Design Final_AXI_to_APB_Bridge, start of the top module:
module Final_AXI_to_APB_Bridge #(
    parameter AXI_ADDR_WIDTH    = 32,
    parameter AXI_DATA_WIDTH    = 32,
    parameter AXI_MAX_BURST_LEN = 8,
    parameter AXI_BURST_WIDTH   = 2,
    parameter AXI_SIZE_WIDTH    = 3,
    parameter APB_ADDR_WIDTH    = 32,
    parameter APB_DATA_WIDTH    = 32
)(
    input  [AXI_ADDR_WIDTH-1:0]    AWADDR,
    input  [AXI_BURST_WIDTH-1:0]   AWBURST,
    input  [AXI_MAX_BURST_LEN-1:0] AWLEN,
    input                          AWVALID,
    output                         AWREADY,
    input  [AXI_ADDR_WIDTH-1:0]    ARADDR,
    input  [AXI_BURST_WIDTH-1:0]   ARBURST,
    input  [AXI_MAX_BURST_LEN-1:0] ARLEN,
    input                          ARVALID,
    output                         ARREADY,
    input  [AXI_DATA_WIDTH-1:0]    WDATA,
    input                          WVALID,
    input                          WLAST,
    input  [AXI_DATA_WIDTH/8-1:0]  WSTRB,
    output                         WREADY,
    output [AXI_DATA_WIDTH-1:0]    RDATA,
    output [1:0]                   RRESP,
    output                         RVALID,
    output                         RLAST,
    input                          RREADY,
    output [1:0]                   BRESP,
    output                         BVALID,
    input                          BREADY,
    input                          ACLK,
    input                          ARESETn,
    output [APB_ADDR_WIDTH-1:0]    PADDR,
    output                         PWRITE,
    output                         PSEL1,
    output                         PSEL2,
    output                         PSEL3,
    output                         PSEL4,
    output                         PENABLE,
    output [APB_DATA_WIDTH-1:0]    PWDATA,
    input  [APB_DATA_WIDTH-1:0]    PRDATA,
    input                          PREADY
);
    localparam [12:0] IDLE_WRITE        = 13'b0000000000001;
  ...
Size: roughly 2100 cells after synthesis, ~280 flip-flops, roughly 19000 um^2 of cells after synthesis.
==> flow/config.mk <==
export PLATFORM = sky130hd
export DESIGN_NAME = Final_AXI_to_APB_Bridge
export DESIGN_NICKNAME = Final_AXI_to_APB_Bridge
export VERILOG_FILES = /design/flow/design.v
export SDC_FILE = /design/flow/constraint.sdc
export NUM_CORES = 4
export LEC_CHECK = 0
export CAP_MARGIN = 20
export CELL_PAD_IN_SITES_DETAIL_PLACEMENT = 2
export CELL_PAD_IN_SITES_GLOBAL_PLACEMENT = 3
export CORE_ASPECT_RATIO = 0.58
export CORE_MARGIN = 3
export CORE_UTILIZATION = 64
export GPL_ROUTABILITY_DRIVEN = 0
export GPL_TIMING_DRIVEN = 0
export MIN_ROUTING_LAYER = met2
export SLEW_MARGIN = 30
==> flow/constraint.sdc <==
create_clock -name core_clock -period 6.75 [get_ports {ACLK}]
set_input_delay 1.3500 -clock core_clock [delete_from_list [all_inputs] [get_ports {ACLK}]]
set_output_delay 1.3500 -clock core_clock [all_outputs]
set_load 0.01 [all_outputs]
run.sh (not shown) runs the stock make flow with config.mk's settings and CLKGATE_MAP_FILE=.
The starting point failed in 3_1_place_gp_skip_io.
==> next run, changes <==
==> flow/config.mk (replaced) <==
export PLATFORM = sky130hd
export DESIGN_NAME = Final_AXI_to_APB_Bridge
export DESIGN_NICKNAME = Final_AXI_to_APB_Bridge
export VERILOG_FILES = /design/flow/design.v
export SDC_FILE = /design/flow/constraint.sdc
export NUM_CORES = 4
export LEC_CHECK = 0
export CAP_MARGIN = 20
export CORE_MARGIN = 2
export CORE_UTILIZATION = 44
export PLACE_DENSITY = 0.6
export SLEW_MARGIN = 20
==> flow/constraint.sdc (replaced) <==
create_clock -name core_clock -period 5.82 [get_ports {ACLK}]
set_input_delay 1.1640 -clock core_clock [delete_from_list [all_inputs] [get_ports {ACLK}]]
set_output_delay 1.1640 -clock core_clock [all_outputs]
set_load 0.01 [all_outputs]
What happened: This time the run completed without violations. Synthesized cell count is unchanged. Die area came out higher by well over a third. Area after synthesis is unchanged.
==> next run, changes <==
--- a/flow/config.mk
+++ b/flow/config.mk
@@ -8,5 +8,5 @@
 export CAP_MARGIN = 20
 export CORE_MARGIN = 2
-export CORE_UTILIZATION = 44
-export PLACE_DENSITY = 0.6
+export CORE_UTILIZATION = 72
+export PLACE_DENSITY = 0.67
 export SLEW_MARGIN = 20
==> flow/constraint.sdc (replaced) <==
create_clock -name core_clock -period 4.62 [get_ports {ACLK}]
set_input_delay 0.9240 -clock core_clock [delete_from_list [all_inputs] [get_ports {ACLK}]]
set_output_delay 0.9240 -clock core_clock [all_outputs]
set_load 0.01 [all_outputs]
Outcome: With this change the flow died in 5_1_grt (GRT-0116); synthesized area stays the same; die area goes down by 38%; synthesized cell count does not change.
==> next run, changes <==
--- a/flow/config.mk
+++ b/flow/config.mk
@@ -8,5 +8,5 @@
 export CAP_MARGIN = 20
 export CORE_MARGIN = 2
-export CORE_UTILIZATION = 72
-export PLACE_DENSITY = 0.67
+export CORE_UTILIZATION = 65
+export SETUP_SLACK_MARGIN = 1.03
 export SLEW_MARGIN = 20
==> flow/constraint.sdc (replaced) <==
create_clock -name core_clock -period 4.07 [get_ports {ACLK}]
set_input_delay 0.8140 -clock core_clock [delete_from_list [all_inputs] [get_ports {ACLK}]]
set_output_delay 0.8140 -clock core_clock [all_outputs]
set_load 0.01 [all_outputs]
=> The changed run aborted during 5_1_grt; area after synthesis stays the same; die area came out higher by 11%; synthesized cell count is unchanged.


Starting RTL as in the previous note.
Settings: LEC_CHECK=0, ABC_AREA=1, CAP_MARGIN=20, CORE_MARGIN=2, CORE_UTILIZATION=58, CTS_CLUSTER_SIZE=72, SLEW_MARGIN=20; clock period 3.26 ns.
The first run completed and failed the layout checks on setup timing.
Change:
ABC_AREA = unset   (was 1)
CORE_UTILIZATION = 40   (was 58)
CTS_CLUSTER_SIZE = unset   (was 72)
PLACE_DENSITY = 0.6   (was unset)
clock period = 5.82 ns   (was 3.26 ns; I/O delays follow)
After rerunning:
- This time the run passed the timing, DRC and antenna checks
- via count falls by about 34%
- worst setup slack is better by 1100 ps
- power shrinks by 62%
- first-iteration DRC count goes down by about 60%
Change:
CORE_UTILIZATION = 58   (was 40)
PLACE_DENSITY = unset   (was 0.6)
SETUP_SLACK_MARGIN = -0.34   (was unset)
clock period = 4.07 ns   (was 5.82 ns; I/O delays follow)
Result: This time the run reached the layout checks and failed them: setup timing; cell area increases by about 8%; wire length increases by about 5%; global-route usage increases by 12 points; die area decreases by 31%.
Change:
CORE_UTILIZATION = 71   (was 58)
CTS_CLUSTER_DIAMETER = 28   (was unset)
CTS_CLUSTER_SIZE = 52   (was unset)
The new run aborted during 4_1_cts.
Synthesized area stays the same.
Die size shrinks by about a fifth.
Synthesized cell count is unchanged.
No activity file was given, so power comes from the tool's default toggle rates.
